==> flow/design.v <==
module logarithm #(
	parameter n = 16,
	parameter m = 24,
	parameter k = 5 ,
	parameter p = 24
) (
	input        clk  ,  
	input        reset,  
	input        start,
	input  [0:n] x    ,
	output [1:p] y    ,
	output reg   done
);
	reg [2:0] current_state;
	reg [2:0] next_state   ;
	wire      z_gt2        ;
	wire      i_positive   ;
	reg [2:0] sel_z        ;
	reg       load_z       ;
	reg       sel_i        ;
	reg       load_i       ;
	reg       shift_y      ;
	reg  [  m+1:0] z           ;
	wire [  m+1:0] trunc_square;
	wire [  m+1:0] trunc_div   ;
	wire [  m+1:0] z_input     ;
	reg  [  k-1:0] i           ;
	wire [  k-1:0] i_input     ;
	wire [  k-1:0] i_minus_1   ;
	reg  [    1:p] yy          ;
	wire [    m:0] mult_in     ;
	wire [2*m+1:0] mult_out    ;
	assign z_input = (sel_z == 2'd00) ?  {1'b0, x, {(m-n){1'd0}}} :
	(sel_z == 2'd01) ? 	trunc_square :
	trunc_div;
	assign mult_in     = z[m:0];
	assign mult_out     = mult_in * mult_in;
	assign trunc_square = mult_out[2*m+1:m];
	assign trunc_div    = {1'd0, z[m+1:1]};
	always @(posedge clk or negedge reset) begin : proc_z
		if(~reset) begin
			z <= 0;
		end else begin
			if (load_z == 1'b1)
				z <= z_input;
		end
	end
	assign i_input = sel_i ? i_minus_1 : p;
	assign i_minus_1 = i - 1;
	wire [15:0] binary_p = p;
	always @(posedge clk or negedge reset) begin : proc_i
		if(~reset) begin
			i <= 0;
		end else begin
			if (load_i == 1'b1)
				i <= i_input;
		end
	end
	always @(posedge clk or negedge reset) begin : proc_yy
		if(~reset) begin
			yy <= 0;
		end else begin
			if (shift_y == 1'b1)
				yy <= {yy[2:p], z[m+1]};
		end
	end
	always @(posedge clk or negedge reset) begin : proc_current_state
		if(~reset) begin
			current_state <= 0;
		end else begin
			current_state <= next_state;
		end
	end
	assign i_positive = i ? 1 : 0;
	assign z_gt2 = z[m+1];
	assign y = yy;
	always @(*) begin
		next_state = current_state;
		case (current_state)
			3'd0 : begin
				if (~start)
					next_state = 3'd1;
			end
			3'd1 : begin
				if (start)
					next_state = 3'd2;
			end
			3'd2 : begin
				next_state = 3'd3;
			end
			3'd3 : begin
				next_state = 3'd4;
			end
			3'd4 : begin
				if (z_gt2)
					next_state = 3'd5;
				else
					next_state = 3'd6;
			end
			3'd5 : begin
				next_state = 3'd6;
			end
			3'd6 : begin
				if (i_positive)
					next_state = 3'd3;
				else
					next_state = 3'd0;
			end
			default : next_state = 3'd0;
		endcase
	end
	always @(*) begin
		case (current_state)
			3'd0, 3'd1: begin
				sel_z   = 2'b00;
				load_z  = 1'b0;
				sel_i   = 1'b0;
				load_i  = 1'b0;
				shift_y = 1'b0;
				done    = 1'b1;
			end
			3'd2 : begin
				sel_z   = 2'b00;
				load_z  = 1'b1;
				sel_i   = 1'b0;
				load_i  = 1'b1;
				shift_y = 1'b0;
				done    = 1'b0;
			end
			3'd3 : begin
				sel_z   = 2'b01;
				load_z  = 1'b1;
				sel_i   = 1'b1;
				load_i  = 1'b1;
				shift_y = 1'b0;
				done    = 1'b0;
			end
			3'd4 : begin
				sel_z   = 2'b00;
				load_z  = 1'b0;
				sel_i   = 1'b0;
				load_i  = 1'b0;
				shift_y = 1'b1;
				done    = 1'b0;
			end
			3'd5 : begin
				sel_z   = 2'b10;
				load_z  = 1'b1;
				sel_i   = 1'b0;
				load_i  = 1'b0;
				shift_y = 1'b0;
				done    = 1'b0;
			end
			3'd6 : begin
				sel_z   = 2'b00;
				load_z  = 1'b0;
				sel_i   = 1'b0;
				load_i  = 1'b0;
				shift_y = 1'b0;
				done    = 1'b0;
			end
			default : begin
				sel_z   = 2'b00;
				load_z  = 1'b0;
				sel_i   = 1'b0;
				load_i  = 1'b0;
				shift_y = 1'b0;
				done    = 1'b0;
			end
		endcase
	end
endmodule
==> flow/run.sh <==
#!/bin/bash
# the make line also repeats each setting of config.mk as NAME=value (left out here)
make -C /OpenROAD-flow-scripts/flow DESIGN_CONFIG=/design/flow/config.mk WORK_HOME=/design/flow/orfs CLKGATE_MAP_FILE= finish
==> flow/config.mk <==
export PLATFORM = sky130hd
export DESIGN_NAME = logarithm
export DESIGN_NICKNAME = logarithm
export VERILOG_FILES = /design/flow/design.v
export SDC_FILE = /design/flow/constraint.sdc
export NUM_CORES = 4
export LEC_CHECK = 0
export ABC_AREA = 0
export CAP_MARGIN = 20
export CELL_PAD_IN_SITES_DETAIL_PLACEMENT = 1
export CELL_PAD_IN_SITES_GLOBAL_PLACEMENT = 1
export CORE_MARGIN = 2
export CORE_UTILIZATION = 61
export CTS_CLUSTER_DIAMETER = 45
export CTS_CLUSTER_SIZE = 29
export GPL_ROUTABILITY_DRIVEN = 0
export GPL_TIMING_DRIVEN = 0
export MAX_ROUTING_LAYER = met4
export MIN_ROUTING_LAYER = met2
export PLACE_DENSITY_LB_ADDON = 0.21
export SETUP_SLACK_MARGIN = 2.16
export SLEW_MARGIN = 35
==> flow/constraint.sdc <==
create_clock -name core_clock -period 7.99 [get_ports {clk}]
set_input_delay 1.5980 -clock core_clock [delete_from_list [all_inputs] [get_ports {clk}]]
set_output_delay 1.5980 -clock core_clock [all_outputs]
set_load 0.01 [all_outputs]
==> run notes, run 1 <==
Physical implementation status

The run stopped with a tool error. The stage where the run came to a stop is 4_1_cts. The first error in the log reads "[ERROR DPL-0033] detailed placement checks failed during check placement". Sorting the synthesized cells by area gives the leading types as fa_1, inv_1, ha_1. Per the synthesis report, the dominant area consumer among library cells is fa_1. Detailed placement finished with a half-perimeter wire length of slightly above 60000 microns. Ranked by instance count, the synthesized netlist is headed by inv_1, fa_1, nand2_1, ha_1, and2_1.

For reference, full adder, half adder and majority cells occupy between 50% and 60% of the area reported after synthesis. The floorplan die width stands at about 190 microns. The number of nets at floorplan stands at about 2900. The total I/O pin count stands at approximately 45.

After Yosys synthesis, XOR and XNOR cells account for between 1 and 1.5% of the synthesized area. Per the post-synthesis report, the number of cells in the design is roughly 2200. The count of library flops with an enable pin stands at 0. The synthesis report names the predominant flop master as dfrtp_1. The count of cell types in the netlist stands at between 60 and 70. The post-detailed-placement cell area stands at around 22000 sq um. Among the non-sequential cells, adder cells take the most area.

The area of the synthesized netlist per yosys stat stands at around 20000 sq um. The area of the die stands at between 30000 and 40000 sq um. The area of the core region stands at 32500 sq um. During placement, the flow inserted port buffers numbering around 44. Of the synthesized area, sequential elements account for roughly 7.7%. Summing every instance area after synthesis gives roughly 20000 sq um.

The cell total in the yosys stat output stands at 2182. The share of the core area taken by cells at floorplan is between 60% and 70%. The number of warning messages in the yosys log stands at 1. The post-synthesis area per instance stands at around 9 sq um.

The fraction of the mapped netlist area in compound gates stands at under 10%. For reference, the mux area share after synthesis is 1.95%. Per the post-place timing report, worst setup slack is between 0.05 and 0.06 ns. The register bit total from synthesis stands at 62.

The cell-mix breakdown from Yosys lists the simple-gate area share as between 10 and 15%. The synthesized design devotes to its leading area cell type 46.2% of total area. The number of rows in the core area stands at about 66. From bottom edge to top edge, the die measures ~190 microns. The fraction of synthesis flops using an asynchronous set or reset pin stands at roughly 100%. By instance count, the leading cell after synthesis is inv_1.
-- per-stage QoR --
stage / utilization (%) / std cells
2_1_floorplan: - / 2182
3_3_place_gp: 66.8 / 2668
3_5_place_dp: 66.9 / 2669
==> run 2, diff against run 1 <==
ABC_AREA = 1   (was 0)
CELL_PAD_IN_SITES_DETAIL_PLACEMENT = unset   (was 1)
CELL_PAD_IN_SITES_GLOBAL_PLACEMENT = unset   (was 1)
CORE_UTILIZATION = 66   (was 61)
CTS_CLUSTER_DIAMETER = 44   (was 45)
CTS_CLUSTER_SIZE = 72   (was 29)
GPL_ROUTABILITY_DRIVEN = unset   (was 0)
GPL_TIMING_DRIVEN = unset   (was 0)
MAX_ROUTING_LAYER = unset   (was met4)
MIN_ROUTING_LAYER = unset   (was met2)
PLACE_DENSITY_LB_ADDON = unset   (was 0.21)
SETUP_SLACK_MARGIN = unset   (was 2.16)
SLEW_MARGIN = 20   (was 35)
clock period = 7.92 ns   (was 7.99 ns; I/O delays follow)
==> run 2 against run 1 <==
- die area down 0.44%
- area after synthesis increased by 7.7%
- the run now finishes clean
- synthesized cell count is 28% higher
==> run notes, run 2 <==
Physical design

0 antenna diodes ended up in the layout. The tree is rooted in a clkbuf_16. The maximum fanout along the worst path stands at 18. Tracing the worst setup path back leads to its startpoint at z[15]. The post-synthesis adder-cell area fraction was 53.8% (-4.1 points).

The final net count stands at roughly 3500. The area of the core region came to 32500 sq um (-0.25%). In this run, post-CTS hold repair placed 0 buffers. The max-capacitance violation count stands at 0. The worst hold path terminates at i[4]. Sorting the Yosys area breakdown by cell type puts at the top fa_1.

The area growth from synthesis to layout is 5.58%. The vertical die size is 185 microns (-0.22%).

The mux contribution to synthesized area is 0% (-2.0 points). The endpoint identified for the worst register-to-register timing path is z[5]. The run finished with no timing, DRC or antenna violations. The detail-routed net length per standard cell stands at 17.0 microns. The number of DRC violations after detailed-routing iteration 0 stands at approximately 1300. Entering global routing, the biggest net connects 63 pins.

The post-synthesis area per instance came to 7.77 sq um (-16%). The initial antenna violation count was 0. Dividing the final minimum period by the clock period gives between 90 and 100%.

The via count of the first global-routing pass is 18405. The number of hold violations in the final report stands at 0. In the synthesized netlist the dominant register cell turns out to be dfrtp_1. Per the layout area report, the register area comes to approximately 1600 sq um. In the setup report, the worst path falls into the class reg2reg.

In this design, the largest share of critical-path delay is due to adder cells. TritonCTS created 9 clock buffers. The worst setup path is launched from a flop.

By count the netlist is led by inv_1, nand2_1, fa_1, ha_1, nor2_1. Per the detail_route report, DRC violations left total 0. The number of warnings in the stage logs stands at 34.

The iteration count recorded for the first detailed-route pass is 5. Per the timing report, the most critical flop-to-flop path originates at z[15].

The fraction of the mapped netlist area in compound gates came to 4.75% (-1.4 points). Summed over all routing layers, the global router reports a total usage of between 30% and 40%. The worst setup path is captured at a flop.

For reference, the top logic cell family by area is adder cells. Setup repair after global routing left no endpoint under its margin. TritonCTS built the clock tree. The count of cell types in the netlist stands at 40 (-39%).

The area of the mapped netlist came to 21700 sq um (+7.7%). The path class of the tightest hold or removal check is reg2reg. The detail route stage leaves a number of antenna-violating nets equal to 0. The number of buffers and inverters on the critical path stands at 6. The fraction of the yosys area taken by sequential cells came to 7.16% (-0.55 points). Looking at the clock tree report, the H-tree level count equals 3. For reference, the critical path cell chain is nand2_1 > fa_1 > inv_1 > fa_1 > inv_1 > fa_1 > inv_1 > fa_1 > inv_1 > fa_1 > inv_1 > fa_1 > fa_1 > ha_1 > nand2_1 > nor2_1 > inv_1 > o21ai_0 > nand2_1 > nand3_1 > nand2_1 > nand2_1 > o21bai_1. The data required time of the critical path stands at approximately 8.2 ns. The simple-gate portion of the synthesized area was 15.7% (+5.0 points).

Summing over every cut layer, the via total after detailed routing is 17204. Yosys attributes the largest share of cell area to fa_1, inv_1, ha_1. Per the hold report, the tightest min-delay path originates at i[4]. The deepest clock path buffer count stands at 2.

The post-CTS setup repair buffer count stands at 0. TritonCTS reports the number of clock sinks as slightly above 60. The number of warning messages in the yosys log was 1 (unchanged). The post-detailed-placement cell area came to 22600 sq um (+3.9%). The floorplan die width stands at 185 microns (-0.22%). The routed via count divided by cell count stands at about 5.3. The final count of pins violating max slew stands at 0.

The setup TNS after final layout stands at 0 ns. The area of the synthesized netlist per yosys stat was 21700 sq um (+7.7%). The total I/O pin count stands at 45 (unchanged). The flow reports an fmax of 137 MHz. Along the worst hold path, the cell count comes to 1. In this design, the critical path's most frequently occurring cell is fa_1. The multi-input combinational cells in the finished layout cover a total of roughly 16000 sq um. The number of nets at floorplan stands at 3468 (+21%).

The cell total in the yosys stat output was 2794 (+28%). The residual overflow from global routing stands at 0. The post-synthesis cell count stands at 2794 (+28%). The clock latency on the worst-skew pair stands at about 0.35 ns. The number of rows in the core area was 66 (unchanged). Among all cell types in the netlist, the one instantiated most often is inv_1. The slowest stage of the critical path is the dfrtp_1 cell. The count of instances resized after the clock tree is built stands at 0. The register bit total from synthesis came to 62 (unchanged). The half-perimeter wire length after detailed placement stands at 45600 microns (-25%).

The share of the core filled by cells before placement stands at 66.9% (+4.9 points). The number of endpoints failing setup at the final stage stands at 0. The setup slack of the most critical reg-to-reg path stands at 0.62 ns. The worst-case headroom to the max-slew limit stands at about a fifth. Counting cells, the worst reg-to-reg path comes to 23. The total detailed-routing wirelength stands at 55300 microns. The first-pass GRT wire length stands at just over 90000 microns. OpenSTA lists the critical path endpoint as z[5]. The number of logic stages on the critical path including buffering stands at 23.

The slew at the pin with the worst max-slew slack stands at ~1.2 ns. The count of library flops with an enable pin stands at 0 (unchanged). In the final run the clock tree shows a worst skew of 0.0104 ns. The clock edge transition at the registers on the reported setup and hold paths stands at roughly 0.060 ns. After layout, the minimum clock period comes to 7.30 ns. The area of the die was 34300 sq um (-0.44%). The maximum cell stage delay along the critical path stands at 1.12 ns. The final weighted congestion in routability-driven placement stands at about 1.1. The final report gives the standard cell area, fillers excluded, as 22900 sq um.

The critical path arrival stands at around 7.5 ns. The portion of synthesized cell area occupied by the leading cell type is 42.9% (-3.3 points).

The tally of buffers added on design ports was 44 (unchanged). The XOR/XNOR share of the synthesized area is 0.565% (-0.83 points). The number of filler instances in the final layout stands at 2770. The fraction of synthesis flops using an asynchronous set or reset pin is 100% (unchanged).
==> run 2: area by class of cell <==
| cell class | instances | share of cell area (%) |
|---|---|---|
| Sequential cell | 62 | 6.79 |
| Clock buffer | 10 | 1.04 |
| Tap cell | 442 | 2.41 |
| Multi-Input combinational cell | 1694 | 70.9 |
| Inverter | 949 | 15.5 |
| Clock inverter | 6 | 0.306 |
| Timing Repair Buffer | 78 | 3.01 |
==> run 2: metal layers <==
layer / GRT usage (%) / part of all wire, % / wire (microns)
met1: 47.5 / 41 / 22500
met2: 58.9 / 49 / 26800
met4: 11.8 / 3.3 / 1840
met5: 0 / 0 / 0
met3: 4.54 / 7.4 / 4100
==> run 2: metrics by stage <==
step / setup WS (ns) / std cells / hold WS [ns] / util [%]
floorplan: 1.78 / 2794 / 0.349 / -
global placement: 0.751 / 3225 / 0.453 / 69.6
detailed placement: 0.768 / 3225 / 0.476 / 69.6
CTS: 0.743 / 3241 / 0.486 / 70.6
global route: 0.370 / 3241 / 0.498 / 70.6
finish: 0.618 / 3241 / 0.487 / 70.6
==> run 3, diff against run 2 <==
ABC_AREA = unset   (was 1)
CORE_UTILIZATION = 72   (was 66)
CTS_CLUSTER_DIAMETER = unset   (was 44)
CTS_CLUSTER_SIZE = 32   (was 72)
PLACE_DENSITY_LB_ADDON = 0.0   (was unset)
SETUP_SLACK_MARGIN = 1.63   (was unset)
clock period = 5.61 ns   (was 7.92 ns; I/O delays follow)
==> run 3 against run 2 <==
- now fails the layout checks on negative setup slack
- register-to-register slack worse by 2.5 ns
- fmax is 1.9% lower
- non-clock buffer count is 362 higher
- via count is 5.4% higher
- utilization is 21 points higher
- worst setup slack worse by 2.5 ns
- highest routed layer is now met5
==> run notes, run 3 <==
Physical design

Clock tree synthesis selected as its root buffer the cell clkbuf_16. The post-synthesis cell count stands at 2182 (-22%). The post-synthesis area per instance came to 9.23 sq um (+19%). The number of warning messages in the yosys log came to 1 (unchanged). The maximum cell stage delay along the critical path is 0.57 ns (-0.55 ns). The count of cell types in the netlist came to 66 (+65%). The XOR/XNOR share of the synthesized area stands at 1.39% (+0.83 points).

The detail-routed net length per standard cell was 25.0 microns (+47%). The number of buffers inserted by hold repair at cts came to 0 (unchanged). The mux contribution to synthesized area came to 1.95% (+2.0 points). The clock skew is 0.0104 ns (+0.0000210 ns). The depth of the CTS H-tree is 3 (unchanged). The post-detailed-route count of antenna-violating nets stands at 0 (unchanged). The deepest clock path buffer count was 2 (unchanged). The cell total in the yosys stat output stands at 2182 (-22%).

For reference, the critical path is launched at z[14]. The first-pass GRT wire length is 99100 microns (+7.0%).

The worst-case reg-to-reg path depth stands at 25 (+8.7%). STA classifies the critical path endpoint as a flop. The data required time of the critical path stands at 5.86 ns (-2.29 ns).

The area of the mapped netlist was 20100 sq um (-7.2%). The number of rows in the core area was 61 (-7.6%). OpenSTA lists the critical path endpoint as z[21]. The final standard cell count with taps included and fillers excluded is 2939 (-9.3%). The setup TNS after final layout stands at -39.62 ns (-39.62 ns). The post-synthesis adder-cell area fraction stands at 57.9% (+4.1 points). The flow ran to the end, but the layout failed its checks. The number of nets at floorplan stands at 2856 (-18%). The DRC violations left stands at 0 (unchanged). The routed via count stands at 18126 (+5.4%). The maximum fanout along the worst path stands at 4 (-14). The simple-gate portion of the synthesized area stands at 10.7% (-5.0 points).

The residual overflow from global routing stands at 0 (unchanged). The number of DRC violations after detailed-routing iteration 0 stands at 2732 (+100%). The worst-case headroom to the max-slew limit stands at 23.0% (+1.6 points). The total I/O pin count stands at 45 (unchanged). The final weighted congestion in routability-driven placement came to 0.981 (-7.9%). The final net count stands at 3227 (-6.9%). By instance count, the cell type seen most on the critical path is fa_1. The final worst slack stands at -1.84 ns (-2.45 ns).

The min-delay analysis places its worst path in the category reg2reg. The area of the die was 29300 sq um (-15%). The worst slack after detailed placement came to -1.53 ns (-2.29 ns).

The fraction of synthesis flops using an asynchronous set or reset pin is 100% (unchanged). STA lists the startpoint of the worst hold path as current_state[3].

The total detailed-routing wirelength was 73500 microns (+33%). After synthesis, the most frequently instantiated cells are inv_1, fa_1, nand2_1, ha_1, and2_1. The area of the core region was 27600 sq um (-15%).

The area growth from synthesis to final layout stands at 25.5%. Setup repair after global routing could not meet its margin everywhere. The area used by multi-input combinational logic stands at 16600 sq um (+2.3%). The vertical die size stands at 171 microns (-7.6%). The ratio of final minimum period to clock period was 133% (+41 points). Per the timing report, the most critical flop-to-flop path originates at z[14]. Grouping non-sequential cells by family puts the most area in adder cells.

The number of buffers and inverters on the critical path was 7 (+1). The clock latency on the worst-skew pair stands at 0.35 ns (about the same). The register bit total from synthesis was 62 (unchanged). The capture point of the worst register-to-register path is recorded as z[21].

The fraction of the mapped netlist area in compound gates stands at 6.15% (+1.4 points). The slew at the pin with the worst max-slew slack is 1.15 ns (-0.0279 ns). The fraction of the yosys area taken by sequential cells stands at 7.71% (+0.55 points). The number of logic stages on the critical path including buffering was 25 (+8.7%). The routed via count divided by cell count was 6.17 (+16%). The number of hold violations in the final report stands at 0 (unchanged).

The total area of sequential cells was 1570 sq um (+0.97%). Among all stages on the critical path, the largest delay is contributed by fa_1. The largest total area in the synthesized netlist belongs to fa_1. STA classifies the critical path startpoint as a flop.

For hold timing, the worst endpoint is current_state[0]. The first-pass iteration count of the detailed router stands at 8 (+3). The final count of pins violating max slew was 0 (unchanged). The final core utilization stands at 91.5% (+21 points). The total CTS buffers stands at 9 (unchanged). The clock edge transition at the registers on the reported setup and hold paths stands at 0.06 ns (about the same).

The number of filler instances in the final layout came to 1098 (-60%).

The number of clock sinks stands at 62 (unchanged). The area of the synthesized netlist per yosys stat stands at 20100 sq um (-7.2%). The cell family contributing the most delay on the critical path is adder cells. The initial antenna violation count stands at 4 (+4). The tally of buffers added on design ports was 44 (unchanged). The portion of synthesized cell area occupied by the leading cell type stands at 46.2% (+3.3 points). The synthesis report names the predominant flop master as dfrtp_1. Sorting the synthesis cell report by count puts at the top inv_1. The number of endpoints failing setup at the final stage is 26 (+26).

The count of cells along the worst hold path is 1 (unchanged). The count of library flops with an enable pin stands at 0 (unchanged). The share of the core filled by cells before placement is 72.9% (+6.1 points). The largest net degree at the start of global routing stands at 63 (unchanged).

The total routing usage reported by global routing came to 45.4% (+10 points). The max-capacitance violation count is 0 (unchanged). The critical path is of the reg2reg type. The floorplan die width was 171 microns (-7.6%). The critical path arrival came to 7.70 ns (+0.17 ns). The half-perimeter wire length after detailed placement stands at 49000 microns (+7.4%). The time the worst path needs with I/O delays and setup stands at 7.45 ns (+0.144 ns). The cell total after placement is 2864 (-11%). The number of warnings in the stage logs stands at 35 (+2.9%).

The maximum operating frequency is 134 MHz (-1.9%). The run did not pass the layout checks because of negative setup slack. The via count of the first global-routing pass stands at 19122 (+3.9%). The setup slack of the most critical reg-to-reg path was -1.84 ns (-2.45 ns).

Sorting the synthesized cells by area gives the leading types as fa_1, inv_1, ha_1. TritonCTS built the clock tree.
==> run 3: repair_timing <==
action                                  CTS  global route
gates cloned                              0             1
endpoints found under the setup margin   26            26
setup buffers                            33            22
resized                                 115            87
pin swaps                                54            70
==> run 3: per-stage QoR <==
step	cell area [sq um]	hold slack (ns)
final	25300	0.529
after global placement	23800	0.457
after floorplan	20800	0.405
after global routing	25300	0.542
after CTS	24700	0.522
after detailed placement	23800	0.485
==> run 3: metal layers <==
metal	GRT usage, %	routed length [microns]	up-vias
met1	52.5	22400	8719
li1	-	-	7140
met2	74.1	32600	1530
met3	13.0	10200	719
met5	0	366	-
met4	30.4	7990	18
==> run 3: cell type report <==
cell class,count,share of cell area [%]
diodes,3,0.0297
clock buffers,10,0.945
repair buffers,440,15.0
inverters,677,10.1
multi-input cells,1363,65.7
well taps,378,1.87
flip-flops and latches,62,6.21
clock inverters,6,0.178
==> run 4, diff against run 3 <==
ABC_AREA = 1   (was unset)
CORE_MARGIN = 9   (was 2)
CORE_UTILIZATION = 23   (was 72)
CTS_CLUSTER_SIZE = unset   (was 32)
GPL_TIMING_DRIVEN = 1   (was unset)
MAX_ROUTING_LAYER = met5   (was unset)
MIN_ROUTING_LAYER = met2   (was unset)
PLACE_DENSITY = 0.61   (was unset)
PLACE_DENSITY_LB_ADDON = unset   (was 0.0)
SETUP_SLACK_MARGIN = unset   (was 1.63)
SLEW_MARGIN = 40   (was 20)
clock period = 4.68 ns   (was 5.61 ns; I/O delays follow)
==> run 4 against run 3 <==
- routed wire length decreased by 8.6%
- critical endpoint is now z[16]
- area after synthesis grew 7.7%
- the layout still fails its checks (negative setup slack)
- non-clock buffer count rose by 7
==> run notes, run 4 <==
Physical design

The clock latency on the worst-skew pair stands at 0.37 ns (+0.02 ns). In this run the most critical hold path is launched from current_state[4]. The number of clock sinks was 62 (unchanged). Ranked by total cell area, the synthesized netlist is headed by fa_1, inv_1, ha_1.

The cell that appears most often on the critical path is fa_1. The worst slack after detailed placement is -1.87 ns (-0.347 ns). The maximum fanout along the worst path came to 6 (+2).

The number of buffers inserted by hold repair at cts came to 0 (unchanged). The cell total in the yosys stat output is 2794 (+28%). The clock edge transition at the registers on the reported setup and hold paths stands at 0.07 ns (about the same). The count of cell types in the netlist stands at 40 (-39%). The half-perimeter wire length after detailed placement is 53000 microns (+8.2%). The mux contribution to synthesized area stands at 0% (-2.0 points).

The time the worst path needs with I/O delays and setup came to 6.31 ns (-1.14 ns). The tally of buffers added on design ports is 44 (unchanged). The post-synthesis adder-cell area fraction came to 53.8% (-4.1 points).

The routed via count stands at 25164 (+39%). The count of library flops with an enable pin came to 0 (unchanged). The number of rows in the core area is 112 (+84%).

The largest total area in the synthesized netlist belongs to fa_1. OpenSTA lists the critical path endpoint as z[16]. The routed via count divided by cell count came to 5.69 (-7.8%). The total I/O pin count stands at 45 (unchanged). The max-capacitance violation count is 0 (unchanged). The worst-case headroom to the max-slew limit came to 43.5% (+20 points). The first-pass GRT wire length is 106000 microns (+7.2%). The endpoint identified for the worst register-to-register timing path is z[16]. The run finished, with violations left. The ratio of final minimum period to clock period stands at 135% (+2.0 points).

The XOR/XNOR share of the synthesized area came to 0.565% (-0.83 points). The critical path arrival stands at 6.59 ns (-1.11 ns). STA classifies the critical path endpoint as a flop. The number of hold violations in the final report stands at 0 (unchanged). In the synthesized netlist, the cells that appear most often are inv_1, nand2_1, fa_1, ha_1, nor2_1. According to the timing report, the critical path is launched from z[13].

Checking hold timing, the worst path is listed with class reg2reg. The root buffer cell chosen for the clock tree is clkbuf_16. The area of the core region came to 93500 sq um (+240%).

The initial antenna violation count stands at 0 (-4). The depth of the CTS H-tree is 3 (unchanged). The simple-gate portion of the synthesized area stands at 15.7% (+5.0 points). The setup slack of the most critical reg-to-reg path is -1.63 ns (+0.21 ns). The final weighted congestion in routability-driven placement stands at 0.991 (+1.0%).

Yosys shows that the main logic family after synthesis is adder cells. The number of DRC violations after detailed-routing iteration 0 stands at 3972 (+45%). The first-pass iteration count of the detailed router stands at 7 (-1).

The most used flip-flop cell after synthesis is dfrtp_1. The via count of the first global-routing pass came to 29925 (+56%). The run did not pass the layout checks because of negative setup slack. The area growth from synthesis to final layout stands at 33.0%.

The floorplan die width came to 325 microns (+90%). Setup repair after global routing could not meet its margin everywhere. TritonCTS built the clock tree. The final net count stands at 3837 (+19%). The register bit total from synthesis came to 62 (unchanged).

The post-detailed-route count of antenna-violating nets stands at 0 (unchanged). The area of the die is 106000 sq um (+260%). The fraction of synthesis flops using an asynchronous set or reset pin is 100% (unchanged). The maximum operating frequency is 159 MHz (+18%). The largest net degree at the start of global routing is 40 (-37%). The DRC violations left is 0 (unchanged). The launch point of the worst register-to-register path is recorded as z[13]. The number of warnings in the stage logs was 35 (unchanged). The hold slack stands at 0.474 ns (-0.0551 ns). The number of endpoints failing setup at the final stage stands at 26 (unchanged). The number of filler instances in the final layout stands at 9914 (+800%). The fraction of the yosys area taken by sequential cells stands at 7.16% (-0.55 points). The portion of synthesized cell area occupied by the leading cell type is 42.9% (-3.3 points). The worst setup path is launched from a flop. The total routing usage reported by global routing stands at 18.9% (-26 points). inv_1 is the most common cell in the netlist. The deepest clock path buffer count stands at 2 (unchanged).

The number of logic stages on the critical path including buffering was 27 (+8.0%). The detail-routed net length per standard cell was 15.2 microns (-39%).

On the critical path the largest part of the delay comes from adder cells. The area of the mapped netlist came to 21700 sq um (+7.7%). The number of nets at floorplan is 3468 (+21%). The post-synthesis area per instance came to 7.77 sq um (-16%). The final core utilization stands at 30.9% (-61 points). The maximum cell stage delay along the critical path was 0.56 ns (about the same). STA shows the worst min-delay path finishing at current_state[2]. The data required time of the critical path stands at 4.96 ns (-0.90 ns). The residual overflow from global routing stands at 0 (unchanged). The share of the core filled by cells before placement stands at 23.2% (-50 points). The number of buffers and inverters on the critical path came to 8 (+1).

In the setup report, the worst path falls into the class reg2reg. The slew at the pin with the worst max-slew slack stands at 0.848 ns (-0.303 ns). The vertical die size stands at 325 microns (+90%). The fraction of the mapped netlist area in compound gates came to 4.75% (-1.4 points). The area of the synthesized netlist per yosys stat stands at 21700 sq um (+7.7%). The number of warning messages in the yosys log was 1 (unchanged). The count of cells along the worst hold path stands at 2 (+1).

The clock skew stands at 0.0128 ns (+0.00241 ns). The total detailed-routing wirelength was 67100 microns (-8.6%). The final count of pins violating max slew stands at 0 (unchanged). The worst-case reg-to-reg path depth came to 27 (+8.0%).

The final worst slack stands at -1.63 ns (+0.210 ns). The slowest stage of the critical path is the fa_2 cell. The setup TNS after final layout stands at -40.51 ns (-0.896 ns).

The total CTS buffers is 9 (unchanged). The post-synthesis cell count was 2794 (+28%).
-- run 4: area by class of cell --
type | instances | area [sq um] | area share [%]
Clock inverter | 6 | 70.1 | 0.243
Sequential cell | 62 | 1570 | 5.44
Timing Repair Buffer | 447 | 4010 | 13.9
Tap cell | 1254 | 1570 | 5.44
Antenna cell | 1 | 2.50 | 0.00867
Multi-Input combinational cell | 1694 | 17800 | 61.8
Clock buffer | 10 | 229 | 0.793
Inverter | 949 | 3570 | 12.4
-- run 4: per-stage QoR --
step                instance area [sq um]  cells
floorplan                           22700   2794
global placement                    26800   4354
detailed placement                  26800   4354
CTS                                 27900   4401
global route                        28900   4422
finish                              28900   4423
-- run 4: what timing repair did --
action                     4_1_cts  5_1_grt
cloned                           1        2
setup endpoints to repair       26       26
pin swaps                       66      140
buffers inserted                30       21
resized                        150      223
-- run 4: per-layer routing --
layer / track usage, % / routed length (microns)
met2: 21.6 / 33400
met1: - / 0
met5: 12.1 / 1700
met4: 2.62 / 5890
met3: 26.4 / 26100
==> run 5, diff against run 4 <==
CORE_MARGIN = 2   (was 9)
CORE_UTILIZATION = 72   (was 23)
GPL_TIMING_DRIVEN = unset   (was 1)
MAX_ROUTING_LAYER = unset   (was met5)
MIN_ROUTING_LAYER = unset   (was met2)
PLACE_DENSITY = 0.39   (was 0.61)
SLEW_MARGIN = 20   (was 40)
TNS_END_PERCENT = 10   (was unset)
clock period = 5.41 ns   (was 4.68 ns; I/O delays follow)
==> run 5 against run 4 <==
- the run now fails in 5_1_grt
- area after synthesis did not move
- synthesized cell count did not move
- die area fell by 70%
==> run notes, run 5 <==
Physical implementation status

The floorplan die width stands at 178 microns (-45%). The tool reported: "[ERROR GRT-0232] Routing congestion too high. Check the congestion heatmap in the GUI". The depth of the CTS H-tree stands at 3 (unchanged).

The vertical die size stands at 178 microns (-45%). The fraction of synthesis flops using an asynchronous set or reset pin came to 100% (unchanged). The total CTS buffers was 9 (unchanged). The largest total area in the synthesized netlist belongs to fa_1. The tally of buffers added on design ports stands at 44 (unchanged).

The half-perimeter wire length after detailed placement is 61100 microns (+15%). The count of cell types in the netlist stands at 40 (unchanged). The total routing usage reported by global routing stands at 73.3%. The total I/O pin count came to 45 (unchanged). The number of rows in the core area stands at 63 (-44%). The post-synthesis adder-cell area fraction was 53.8% (unchanged). In the synthesized netlist, the dominant kind of combinational cell is adder cells. The post-synthesis area per instance was 7.77 sq um (unchanged). The register bit total from synthesis stands at 62 (unchanged). The simple-gate portion of the synthesized area stands at 15.7% (unchanged). The deepest clock path buffer count was 2 (unchanged). The stage where the run came to a stop is 5_1_grt. The fraction of the mapped netlist area in compound gates stands at 4.75% (unchanged).

The count of library flops with an enable pin is 0 (unchanged). The synthesis run shows the most used standard cells to be inv_1, nand2_1, fa_1, ha_1, nor2_1. The number of buffers inserted by hold repair at cts was 0 (unchanged). The number of clock sinks came to 62 (unchanged).

The portion of synthesized cell area occupied by the leading cell type stands at 42.9% (unchanged). The fraction of the yosys area taken by sequential cells came to 7.16% (unchanged). The share of the core filled by cells before placement was 73.2% (+50 points). Looking at the gate-level netlist, the highest instance count belongs to inv_1. The number of nets at floorplan stands at 3468 (unchanged). For this run, the leading register cell type out of synthesis is dfrtp_1. The area of the core region stands at 29600 sq um (-68%). The post-synthesis cell count stands at 2794 (unchanged). The area of the synthesized netlist per yosys stat came to 21700 sq um (unchanged). The area of the die stands at 31500 sq um (-70%).

Global routing finished with a remaining overflow of 28. The number of warning messages in the yosys log came to 1 (unchanged). The flow did not finish. The final weighted congestion in routability-driven placement came to 0.979 (-1.3%). The mux contribution to synthesized area stands at 0% (unchanged). The tree is rooted in a clkbuf_16. The cell total in the yosys stat output stands at 2794 (unchanged). The area of the mapped netlist was 21700 sq um (unchanged). By area the synthesized netlist is led by fa_1, inv_1, ha_1.

The cell total after placement stands at 3465 (-20%). The XOR/XNOR share of the synthesized area stands at 0.565% (unchanged).
==> run 5: layer usage <==
layer	overflow	GRT usage [%]
met5	1	39.1
met4	11	65.9
met3	0	59.7
met2	16	90.4
met1	0	73.4
==> run 5: timing repair <==
action,in CTS
endpoints found under the setup margin,26
buffers inserted,31
pin swaps,53
gates resized,103
gates cloned,2
==> run 5: through the flow <==
step	util, %	worst slack (ns)	instance area, sq um	hold WS [ns]
floorplan	-	-0.285	22700	0.349
global placement	86.0	-1.10	25500	0.456
detailed placement	86.0	-1.25	25500	0.462
CTS	89.1	-0.932	26400	0.515
==> run 6, diff against run 5 <==
CELL_PAD_IN_SITES_GLOBAL_PLACEMENT = 0   (was unset)
CORE_UTILIZATION = 71   (was 72)
CTS_CLUSTER_DIAMETER = 342   (was unset)
CTS_CLUSTER_SIZE = 99   (was unset)
PLACE_DENSITY = unset   (was 0.39)
PLACE_DENSITY_LB_ADDON = 0.3   (was unset)
clock period = 9.0 ns   (was 5.41 ns; I/O delays follow)
==> run 6 against run 5 <==
- the run now finishes clean
- die area rose by 1.4%
- synthesized cell count is the same
- area after synthesis stayed put
==> run notes, run 6 <==
Physical design

The flow ran to the end and the layout has no timing, DRC or antenna violations. The simple-gate portion of the synthesized area stands at 15.7% (unchanged). For the worst reg-to-reg path, the startpoint reported by OpenROAD is z[10]. The worst-case max-slew headroom was logged as between 20% and 30%. The post-CTS setup repair buffer count stands at 0 (-100%).

Tracing the worst setup path back leads to its startpoint at z[10]. From synthesis to final layout, the design area changed by 5.20%. The layer flagged by global routing as most heavily used is met2. Clock tree synthesis selected as its root buffer the cell clkbuf_16. According to the finish report, the design has a final net count of 3465. The number of DRC violations after detailed-routing iteration 0 stands at 1296. The post-synthesis adder-cell area fraction came to 53.8% (unchanged).

By instance count, the leading cell after synthesis is inv_1. Per the detail_route report, the via count comes to roughly 17000. The post-detailed-route count of antenna-violating nets stands at 0.

The area of the die was 32000 sq um (+1.4%). The count of instances resized after the clock tree is built was 0 (-100%). The total I/O pin count came to 45 (unchanged). The worst-case reg-to-reg path depth stands at 26.

The final timing report lists a max-slew violation count of 0. The total CTS buffers stands at 9 (unchanged). Looking at the critical path, the single cell with the biggest stage delay is dfrtp_1. The ratio of final minimum period to clock period stands at between 70% and 80%.

The register bit total from synthesis came to 62 (unchanged). The number of buffers and inverters on the critical path stands at 8. After global routing the overflow that remains totals 0. In the global route stage, met3 resource usage came out at 7.74%. The timing report attributes the biggest portion of critical-path delay to adder cells.

The count of cell types in the netlist stands at 40 (unchanged). At the end of the flow the core is filled with cells to about three quarters. The portion of synthesized cell area occupied by the leading cell type came to 42.9% (unchanged). The count of library flops with an enable pin stands at 0 (unchanged). The fraction of the yosys area taken by sequential cells stands at 7.16% (unchanged).

The clock edge transition at the registers on the reported setup and hold paths stands at around 0.060 ns. The maximum cell stage delay along the critical path stands at 1.01 ns. The vertical die size came to 179 microns (+0.68%).

The highest clock rate this design can be run at is roughly 140 MHz. Hold analysis shows the worst path with a depth of 2.

The tally of buffers added on design ports came to 44 (unchanged). The area of the core region stands at 30300 sq um (+2.4%). STA lists the startpoint of the worst hold path as yy[1]. The critical path arrival stands at around 7.4 ns.

The XOR/XNOR share of the synthesized area was 0.565% (unchanged). Yosys attributes the largest share of cell area to fa_1, inv_1, ha_1. For this run, the total global-route usage over all layers was measured as between 30% and 40%. The fraction of synthesis flops using an asynchronous set or reset pin stands at 100% (unchanged). The post-synthesis area per instance was 7.77 sq um (unchanged). The number of filler instances in the final layout stands at 2253. In this run the critical register-to-register path is captured at z[9].

The number of buffers inserted by hold repair at cts came to 0 (unchanged). Once layout is complete, the cells apart from fillers number 3192. The critical path is of the reg2reg type. The deepest clock path buffer count stands at 2 (unchanged). The floorplan die width came to 179 microns (+0.68%). The max-capacitance violation count stands at 0. The number of logic stages on the critical path including buffering stands at 26. The met1 routing resource usage after global routing stands at around half. The first-pass GRT wire length stands at between 90000 and 100000 microns.

The setup slack of the most critical reg-to-reg path stands at roughly 1.8 ns. The via count of the first global-routing pass was 18705. TritonCTS built the clock tree. Following the worst setup path forward leads to its endpoint at z[9]. The number of rows in the core area stands at 64 (+1.6%). The number of nets at floorplan stands at 3468 (unchanged). STA classifies the critical path startpoint as a flop. Hold-check failures listed in the final report amount to 0. Per the finish-stage timing summary, setup violations number 0. The tightest min-delay check is of the reg2reg type.

For reference, the top logic cell family by area is adder cells. The transition time recorded at the tightest slew-check pin is ~1.1 ns. The commonest cells after synthesis are inv_1, nand2_1, fa_1, ha_1, nor2_1. The final weighted congestion in routability-driven placement came to 0.987 (+0.87%). The number of clock sinks stands at 62 (unchanged). The path with the worst hold slack has its endpoint at yy[1].

The total detailed-routing wirelength stands at 56900 microns. Setup repair after global routing left no endpoint under its margin. The half-perimeter wire length after detailed placement is 46700 microns (-24%). The worst path needs 7.17 ns of the cycle, external delays included.

The worst setup path is captured at a flop. The number of diodes stands at 0. The area of the mapped netlist stands at 21700 sq um (unchanged). Global routing consumed, on the met2 layer, ~63% of the routing resources. The cell total after placement stands at 3176 (-8.3%). The cell total in the yosys stat output stands at 2794 (unchanged). The number of warning messages in the yosys log stands at 1 (unchanged). At the later pin of the worst-skew pair, clock insertion delay measures 0.34 ns. The mux contribution to synthesized area was 0% (unchanged). Per the timing report, the biggest fanout along the worst path comes to 18.

The DRC violations left stands at 0. The setup TNS after final layout stands at 0 ns. The detail-routed net length per standard cell stands at 17.8 microns. The largest net degree at the start of global routing stands at between 60 and 70. The share of the core filled by cells before placement is 71.5% (-1.7 points). Per the synthesis report, the dominant area consumer among library cells is fa_1.

The initial antenna violation count stands at 0. The post-synthesis cell count is 2794 (unchanged). The routed via count divided by cell count stands at roughly 5.5. The depth of the CTS H-tree stands at 3 (unchanged). The number of warnings in the stage logs stands at 32.

Among all flip-flop cells after synthesis, the most frequent one is dfrtp_1. Between clock sinks in the finished design, the worst skew comes to just under 0.008 ns. The fraction of the mapped netlist area in compound gates stands at 4.75% (unchanged).

The area of the synthesized netlist per yosys stat is 21700 sq um (unchanged). Before antenna repair, the detailed router went through 5 iterations. The data required time of the critical path stands at 9.27 ns.
-- run 6: layout make-up --
cell class	count	area (sq um)	area share [%]
Sequential cell	62	1560	6.81
Timing Repair Buffer	75	668	2.93
Clock buffer	10	239	1.05
Inverter	949	3560	15.6
Tap cell	396	495	2.17
Clock inverter	6	68.8	0.301
Multi-Input combinational cell	1694	16200	71.1
-- run 6: stage by stage --
step / hold slack (ns) / cell area, sq um / worst slack (ns)
5_1_grt: 0.510 / 22800 / 1.48
3_3_place_gp: 0.456 / 22500 / 1.83
3_5_place_dp: 0.462 / 22500 / 1.85
6_report: 0.475 / 22800 / 1.83
4_1_cts: 0.476 / 22800 / 1.85
2_1_floorplan: 0.349 / 21700 / 2.86
-- run 6: per-layer routing --
metal / vias up / routed length [microns]
met5: - / 0
met2: 775 / 27300
li1: 7899 / -
met1: 8532 / 21800
met3: 193 / 5170
met4: 0 / 2550
==> run 7, diff against run 6 <==
ABC_AREA = unset   (was 1)
CELL_PAD_IN_SITES_GLOBAL_PLACEMENT = unset   (was 0)
CORE_UTILIZATION = 46   (was 71)
CTS_CLUSTER_DIAMETER = 160   (was 342)
CTS_CLUSTER_SIZE = 100   (was 99)
PLACE_DENSITY_LB_ADDON = 0.29   (was 0.3)
TNS_END_PERCENT = unset   (was 10)
==> run 7 against run 6 <==
- still clean
- flip-flop count is the same
- global-route usage fell by 14 points
- die area rose by 42%
- routed wire length down 9.3%
- final cell count down 13%
- via count shrank 17%
- critical endpoint is now z[24]
- highest routed layer unchanged
==> run notes, run 7 <==
Physical design

Per the CTS log, the root buffer master is clkbuf_16. The tally of buffers added on design ports is 44 (unchanged).

The ratio of final minimum period to clock period was 88.4% (+8.7 points). The count of instances resized after the clock tree is built stands at 0 (unchanged). The deepest clock path buffer count is 2 (unchanged). The count of cells along the worst hold path is 1 (-1).

Hold analysis lists the worst path endpoint as current_state[2]. The total detailed-routing wirelength was 51600 microns (-9.3%). The clock latency on the worst-skew pair was 0.33 ns (about the same).

The initial antenna violation count was 1 (+1). In the post-synthesis netlist, the biggest area contributors are fa_1, inv_1, ha_1. The area of the synthesized netlist per yosys stat came to 20100 sq um (-7.2%).

The data required time of the critical path was 9.22 ns (-0.05 ns). The via count of the first global-routing pass is 16050 (-14%). The fraction of synthesis flops using an asynchronous set or reset pin was 100% (unchanged).

The final worst slack stands at 1.05 ns (-0.780 ns). The portion of synthesized cell area occupied by the leading cell type came to 46.2% (+3.3 points). The total CTS buffers is 9 (unchanged). The final net count came to 2867 (-17%).

The count of library flops with an enable pin came to 0 (unchanged). The number of endpoints failing setup at the final stage stands at 0 (unchanged). The design area was 21600 sq um (-5.4%). The number of buffers and inverters on the critical path is 7 (-1). The mux contribution to synthesized area came to 1.95% (+2.0 points).

The post-synthesis cell count was 2182 (-22%). The fraction of the yosys area taken by sequential cells stands at 7.71% (+0.55 points). The max-capacitance violation count stands at 0 (unchanged). By startpoint and endpoint, the worst setup path is classified as reg2reg. Per STA, the worst path accumulates the most delay in the family adder cells. The flow ran to the end and the layout has no timing, DRC or antenna violations. The number of DRC violations after detailed-routing iteration 0 is 1045 (-19%). The half-perimeter wire length after detailed placement stands at 41800 microns (-11%). The area of the core region stands at 43200 sq um (+42%). The total routing usage reported by global routing came to 24.5% (-14 points).

The critical path's slowest stage uses the library cell dfrtp_1. The maximum cell stage delay along the critical path came to 0.93 ns (-0.08 ns). The area of the mapped netlist stands at 20100 sq um (-7.2%). In this design, the critical path's most frequently occurring cell is fa_1. The vertical die size stands at 213 microns (+19%). STA classifies the critical path startpoint as a flop. The clock edge transition at the registers on the reported setup and hold paths was 0.06 ns (about the same). The number of rows in the core area stands at 76 (+19%). The post-detailed-route count of antenna-violating nets stands at 0 (unchanged). TritonCTS built the clock tree.

In this run the worst setup path terminates at z[24]. Setup repair after global routing left no endpoint under its margin. In this run the worst setup path begins at z[19]. The cell total in the yosys stat output is 2182 (-22%). The slew at the pin with the worst max-slew slack stands at 1.05 ns (-0.0712 ns). The total I/O pin count stands at 45 (unchanged). Checking hold timing, the worst path is listed with class reg2reg. The number of warning messages in the yosys log came to 1 (unchanged). The number of buffers inserted by hold repair at cts was 0 (unchanged). The area used by multi-input combinational logic stands at 15800 sq um (-2.9%).

The setup slack of the most critical reg-to-reg path was 1.05 ns (-0.78 ns). The maximum fanout along the worst path was 15 (-3). The time the worst path needs with I/O delays and setup stands at 7.95 ns (+0.780 ns).

The critical path arrival stands at 8.17 ns (+0.73 ns). The count of cell types in the netlist stands at 66 (+65%). For reference, the top logic cell family by area is adder cells. The worst register-to-register path begins at z[19].

The final count of pins violating max slew was 0 (unchanged). The first-pass iteration count of the detailed router stands at 6 (+1).

The number of filler instances in the final layout stands at 4054 (+80%). The register bit total from synthesis was 62 (unchanged). The fraction of the mapped netlist area in compound gates is 6.15% (+1.4 points). The worst-case headroom to the max-slew limit came to 30.3% (+4.7 points). The routed via count divided by cell count stands at 5.16 (-5.3%). The share of the core filled by cells before placement stands at 46.7% (-25 points). The number of warnings in the stage logs is 32 (unchanged).

The total area of sequential cells stands at 1550 sq um (-0.16%). The clock skew was 0.00794 ns (-0.0000143 ns). The worst-case reg-to-reg path depth stands at 25 (-3.8%). The simple-gate portion of the synthesized area stands at 10.7% (-5.0 points). The DRC violations left stands at 0 (unchanged). The cell total after placement was 2767 (-13%). The worst setup path is captured at a flop. The floorplan die width stands at 213 microns (+19%). The synthesis report names the predominant flop master as dfrtp_1. The largest net degree at the start of global routing stands at 63 (unchanged). The area of the die was 45500 sq um (+42%). Per the hold report, the tightest min-delay path originates at current_state[4]. Yosys instantiated no cell more often than inv_1.

The number of nets at floorplan stands at 2856 (-18%). The final weighted congestion in routability-driven placement was 0.913 (-7.5%). The cell type that accounts for the most area after synthesis is fa_1. The post-synthesis adder-cell area fraction stands at 57.9% (+4.1 points). The final standard cell count with taps included and fillers excluded stands at 2784 (-13%).

The first-pass GRT wire length came to 85500 microns (-8.4%). In this run the layout overhead on the synthesized area is reported as 7.15%. The depth of the CTS H-tree stands at 3 (unchanged). The worst slack after detailed placement was 1.12 ns (-0.728 ns).

The post-synthesis area per instance stands at 9.23 sq um (+19%). The XOR/XNOR share of the synthesized area was 1.39% (+0.83 points). The maximum operating frequency is 126 MHz (-9.8%). The number of hold violations in the final report was 0 (unchanged). For reference, the top cells by count after synthesis are inv_1, fa_1, nand2_1, ha_1, and2_1. The routed via count was 14365 (-17%). The detail-routed net length per standard cell was 18.5 microns (+4.0%). The post-detailed-placement cell area stands at 21300 sq um (-5.4%). In this run the critical register-to-register path is captured at z[24].

The number of clock sinks stands at 62 (unchanged). The setup TNS after final layout stands at 0 ns (unchanged). The residual overflow from global routing came to 0 (unchanged).

The post-CTS setup repair buffer count stands at 0 (unchanged). The number of logic stages on the critical path including buffering is 25 (-3.8%).
==> run 7: cell type report <==
| cell class | instances | share of cell area (%) |
|---|---|---|
| Clock inverter | 7 | 0.255 |
| Timing Repair Buffer | 80 | 3.33 |
| Multi-Input combinational cell | 1363 | 73.0 |
| Sequential cell | 62 | 7.19 |
| Inverter | 677 | 11.8 |
| Antenna cell | 1 | 0.0116 |
| Clock buffer | 9 | 1.04 |
| Tap cell | 585 | 3.39 |
==> run 7: per-stage QoR <==
stage	util (%)	hold slack (ns)
after CTS	50.0	0.475
after floorplan	-	0.405
after global placement	49.3	0.454
after detailed placement	49.3	0.461
final	50.0	0.471
after global routing	50.0	0.500
==> run 7: routing by layer <==
metal / track usage, % / part of all wire [%] / up-vias
met2: 41.9 / 49 / 475
met3: 3.00 / 6.2 / 91
met4: 6.51 / 2.6 / 0
met1: 33.2 / 42 / 7372
li1: - / - / 6427
met5: 0 / 0 / -
==> run 8, diff against run 7 <==
ABC_AREA = 1   (was unset)
CORE_UTILIZATION = 72   (was 46)
CTS_CLUSTER_DIAMETER = 219   (was 160)
CTS_CLUSTER_SIZE = 75   (was 100)
MAX_ROUTING_LAYER = met4   (was unset)
PLACE_DENSITY = 0.37   (was unset)
PLACE_DENSITY_LB_ADDON = unset   (was 0.29)
SETUP_SLACK_MARGIN = 0.66   (was unset)
SLEW_MARGIN = 40   (was 20)
clock period = 2.72 ns   (was 9.0 ns; I/O delays follow)
==> run 8 against run 7 <==
- the flow now stops in 5_1_grt
- synthesized cell count increased by 28%
- area after synthesis is 7.7% higher
- die area is 31% lower
==> run notes, run 8 <==
Physical implementation status

The flow did not finish. It got as far as 5_1_grt and failed there. The tool reported: "[ERROR GRT-0116] Global routing finished with congestion. Check the congestion regions in the DRC Viewer". The residual overflow from global routing stands at 4. The simple-gate portion of the synthesized area was 15.7% (+5.0 points). The fraction of the mapped netlist area in compound gates stands at 4.75% (-1.4 points).

The fraction of synthesis flops using an asynchronous set or reset pin came to 100% (unchanged). The area of the die was 31500 sq um (-31%). The half-perimeter wire length after detailed placement stands at 59700 microns (+43%). The main area contributors are fa_1, inv_1, ha_1. The vertical die size stands at 178 microns (-17%). The total I/O pin count came to 45 (unchanged). The area of the core region stands at 29600 sq um (-31%). Yosys shows that the main logic family after synthesis is adder cells. The total CTS buffers came to 9 (unchanged). The number of buffers inserted by hold repair at cts stands at 0 (unchanged). Per the CTS log, the root buffer master is clkbuf_16.

The deepest clock path buffer count was 2 (unchanged). The mux contribution to synthesized area stands at 0% (-2.0 points). The area of the mapped netlist stands at 21700 sq um (+7.7%). The final weighted congestion in routability-driven placement stands at 1.05 (+15%). The floorplan die width is 178 microns (-17%).

The register bit total from synthesis is 62 (unchanged). The cell total in the yosys stat output stands at 2794 (+28%). Sorting the synthesized cells by how often they occur yields inv_1, nand2_1, fa_1, ha_1, nor2_1. The post-synthesis adder-cell area fraction is 53.8% (-4.1 points). The depth of the CTS H-tree came to 3 (unchanged). The fraction of the yosys area taken by sequential cells stands at 7.16% (-0.55 points). The count of library flops with an enable pin stands at 0 (unchanged). The portion of synthesized cell area occupied by the leading cell type came to 42.9% (-3.3 points). The number of warning messages in the yosys log is 1 (unchanged). The XOR/XNOR share of the synthesized area stands at 0.565% (-0.83 points). The count of cell types in the netlist stands at 40 (-39%). Sorting the synthesis cell report by count puts at the top inv_1. The number of nets at floorplan stands at 3468 (+21%). Per the synth stats, the flop cell with the highest instance count is dfrtp_1. The share of the core filled by cells before placement is 73.2% (+27 points). The number of clock sinks came to 62 (unchanged). Global routing consumed, over all layers together, 63.7% of the routing resources. The number of rows in the core area stands at 63 (-17%). The post-synthesis cell count stands at 2794 (+28%). Of all cell types, the one taking the most synthesized area is fa_1.

The tally of buffers added on design ports stands at 44 (unchanged). The post-synthesis area per instance came to 7.77 sq um (-16%). The area of the synthesized netlist per yosys stat came to 21700 sq um (+7.7%).
==> run 8: metrics by stage <==
| step | instances | utilization [%] | setup WS (ns) | instance area, sq um | hold slack [ns] |
|---|---|---|---|---|---|
| global placement | 3493 | 86.8 | -3.74 | 25700 | 0.460 |
| floorplan | 2794 | - | -2.97 | 22700 | 0.248 |
| CTS | 3544 | 91.1 | -3.60 | 27000 | 0.219 |
| detailed placement | 3493 | 86.8 | -3.90 | 25700 | 0.478 |
==> run 8: timing repair <==
action | in CTS
cloned | 1
gates resized | 197
setup endpoints to repair | 26
pin swaps | 155
setup buffers | 34
==> run 8: layer usage <==
layer	GRT overflow	global-route usage [%]
met5	-	-
met4	2	55.5
met2	0	86.1
met1	0	65.2
met3	2	37.0
==> run 9, diff against run 8 <==
CELL_PAD_IN_SITES_DETAIL_PLACEMENT = 0   (was unset)
CTS_CLUSTER_DIAMETER = 105   (was 219)
CTS_CLUSTER_SIZE = 77   (was 75)
GPL_TIMING_DRIVEN = 1   (was unset)
HOLD_SLACK_MARGIN = 0.25   (was unset)
MAX_ROUTING_LAYER = unset   (was met4)
MIN_ROUTING_LAYER = met1   (was unset)
PLACE_DENSITY = unset   (was 0.37)
PLACE_DENSITY_LB_ADDON = 0.02   (was unset)
SETUP_SLACK_MARGIN = unset   (was 0.66)
SLEW_MARGIN = 20   (was 40)
clock period = 6.56 ns   (was 2.72 ns; I/O delays follow)
==> run 9 against run 8 <==
- now fails the layout checks on negative setup slack
- area after synthesis stayed put
- die area unchanged
- synthesized cell count did not move
==> run notes, run 9 <==
Physical design

The flow ran to the end, but the layout failed its checks. In this run the layout check failures are negative setup slack. The area of the die was 31500 sq um (unchanged).

The number of logic stages on the critical path including buffering stands at 24. The area growth from synthesis to final layout stands at 16.6%. The number of hold violations in the final report stands at 0. The detailed router placed around 20000 vias in this run. By instance count, the leading cell after synthesis is inv_1. The flow reports an fmax of 141 MHz. The worst hold path terminates at current_state[0].

The tally of buffers added on design ports was 44 (unchanged). Counting cells, the worst reg-to-reg path comes to 24. The initial antenna violation count stands at 3.

The global routing met2 resource utilization stands at between 70 and 80%. The count of library flops with an enable pin stands at 0 (unchanged). For the finished layout, the period the worst path requires is a little over 7 ns.

The number of filler instances in the final layout stands at 1647. The setup TNS after final layout stands at -10.34 ns. The number of buffers inserted by hold repair at cts stands at 0 (unchanged). The area of the synthesized netlist per yosys stat stands at 21700 sq um (unchanged). The critical path arrival stands at 7.36 ns. The routed via count divided by cell count stands at roughly 5.8. The vertical die size stands at 178 microns (unchanged). Walking the worst path, the cells encountered are nand2_1 > fa_1 > fa_1 > fa_1 > fa_1 > inv_1 > fa_1 > fa_1 > inv_1 > fa_1 > inv_1 > ha_4 > nand2_1 > buf_4 > nor2_2 > buf_4 > nand2_1 > nand2_1 > inv_1 > nand2_1 > nand2_1 > nand4_1 > nand3_1 > a21oi_2.

The data required time of the critical path stands at approximately 6.8 ns. The number of nets at floorplan stands at 3468 (unchanged). The via count of the first global-routing pass stands at a little over 20000. For this run the aggregate overflow at the end of global routing stands at 0. The simple-gate portion of the synthesized area was 15.7% (unchanged). The maximum fanout along the worst path stands at 5. After detailed routing, the number of remaining DRC violations is 0. TritonCTS built the clock tree.

In the final run the clock tree shows a worst skew of ~0.0084 ns. The post-synthesis area per instance stands at 7.77 sq um (unchanged). The hold slack stands at about 0.5 ns. The clock latency on the worst-skew pair stands at around 0.35 ns. The count of cell types in the netlist stands at 40 (unchanged). The total I/O pin count stands at 45 (unchanged). The deepest clock path buffer count stands at 2 (unchanged).

For this design, the slowest cell found on the critical path is fa_1. Per STA, the endpoint of the critical path is z[22]. The half-perimeter wire length after detailed placement stands at 52800 microns (-12%). The slew at the pin with the worst max-slew slack stands at around 1.2 ns.

The count of cells along the worst hold path stands at 2. The clock edge transition at the registers on the reported setup and hold paths stands at roughly 0.07 ns.

After detailed routing, the total wire length is a little over 70000 microns. Among all flip-flop cells after synthesis, the most frequent one is dfrtp_1.

Sorting the synthesized cells by area gives the leading types as fa_1, inv_1, ha_1. In this run the clock root is driven by a clkbuf_16. STA classifies the critical path startpoint as a flop. The met1 routing resource usage after global routing stands at just over 50%. The total CTS buffers was 9 (unchanged). Once routing completed, OpenROAD measured the worst setup slack at -0.540 ns. The share of the core filled by cells before placement stands at 73.2% (unchanged). The post-synthesis adder-cell area fraction came to 53.8% (unchanged). The ratio of final minimum period to clock period stands at 108%. The launch point of the worst register-to-register path is recorded as z[24]. The global-route met3 utilization stands at between 8 and 9%. The first-pass GRT wire length stands at between 100000 and 150000 microns. The fraction of the yosys area taken by sequential cells stands at 7.16% (unchanged). Per STA, the library cell used most along the worst path is fa_1. The portion of synthesized cell area occupied by the leading cell type came to 42.9% (unchanged). The final net count stands at 3649. The register bit total from synthesis came to 62 (unchanged). The cell total in the yosys stat output stands at 2794 (unchanged). The floorplan die width stands at 178 microns (unchanged). The number of endpoints failing setup at the final stage stands at 24. The fraction of synthesis flops using an asynchronous set or reset pin came to 100% (unchanged). The max-capacitance violation count stands at 0. The final count of pins violating max slew stands at 0. On the worst path, the slowest cell contributes a delay of 0.79 ns. The worst slack after detailed placement stands at -0.257 ns (+3.64 ns). The fraction of the mapped netlist area in compound gates came to 4.75% (unchanged). Checking hold timing, the worst path is listed with class reg2reg. In this run the most critical hold path is launched from current_state[0].

The global routing stage identified its most utilized layer as met2. The area of the core region stands at 29600 sq um (unchanged).

The worst setup path is captured at a flop. For reference, the top logic cell family by area is adder cells. The worst-case max-slew headroom was logged as 16.9%.

The largest net degree at the start of global routing stands at 63. The depth of the CTS H-tree is 3 (unchanged). The XOR/XNOR share of the synthesized area stands at 0.565% (unchanged). Per the log, the first TritonRoute iteration ended with a DRC count of around 2200.

The number of buffers and inverters on the critical path stands at 6. Once detail routing completed, the nets flagged for antenna violations numbered 0. The mux contribution to synthesized area was 0% (unchanged).

Among cell families on the critical path, the largest total delay comes from adder cells. In this run the critical register-to-register path is captured at z[22]. OpenSTA lists the critical path startpoint as z[24]. The final weighted congestion in routability-driven placement stands at 1.01 (-4.1%). The post-synthesis cell count stands at 2794 (unchanged). The number of warning messages in the yosys log stands at 1 (unchanged). For reference, the most critical setup path is categorized as reg2reg. The area of the mapped netlist stands at 21700 sq um (unchanged). The number of rows in the core area was 63 (unchanged). The setup slack of the most critical reg-to-reg path stands at -0.54 ns. By count the netlist is led by inv_1, nand2_1, fa_1, ha_1, nor2_1.

The number of warnings in the stage logs stands at 34. The first detailed-routing pass took 6 iterations. The total routing usage reported by global routing stands at about 42%. Setup repair after global routing could not meet its margin everywhere. Sorting the Yosys area breakdown by cell type puts at the top fa_1. The number of clock sinks stands at 62 (unchanged). The detail-routed net length per standard cell stands at about 21 microns.
[run 9: cell type report]
| type | instances | area (sq um) | share of cell area (%) |
|---|---|---|---|
| repair buffers | 259 | 2320 | 9.16 |
| clock inverters | 7 | 128 | 0.504 |
| flip-flops and latches | 62 | 1570 | 6.22 |
| clock buffers | 9 | 225 | 0.890 |
| well taps | 390 | 488 | 1.93 |
| diodes | 1 | 2.50 | 0.00989 |
| multi-input cells | 1694 | 17000 | 67.2 |
| inverters | 949 | 3560 | 14.1 |
[run 9: per-layer routing]
layer,wire [microns],share of wire (%)
met1,23500,33
met2,33400,47
met3,8350,12
met4,5150,7.3
met5,30,0.043
[run 9: what timing repair did]
action,4_1_cts,5_1_grt
resized,22,233
setup endpoints to repair,24,26
buffers inserted,1,37
pin swaps,0,93
[run 9: through the flow]
step | cell area [sq um] | std cells | util (%)
floorplan | 21700 | 2794 | -
global placement | 23800 | 3317 | 80.2
CTS | 24200 | 3334 | 81.6
global route | 25300 | 3370 | 85.4
finish | 25300 | 3371 | 85.4
detailed placement | 23800 | 3317 | 80.2
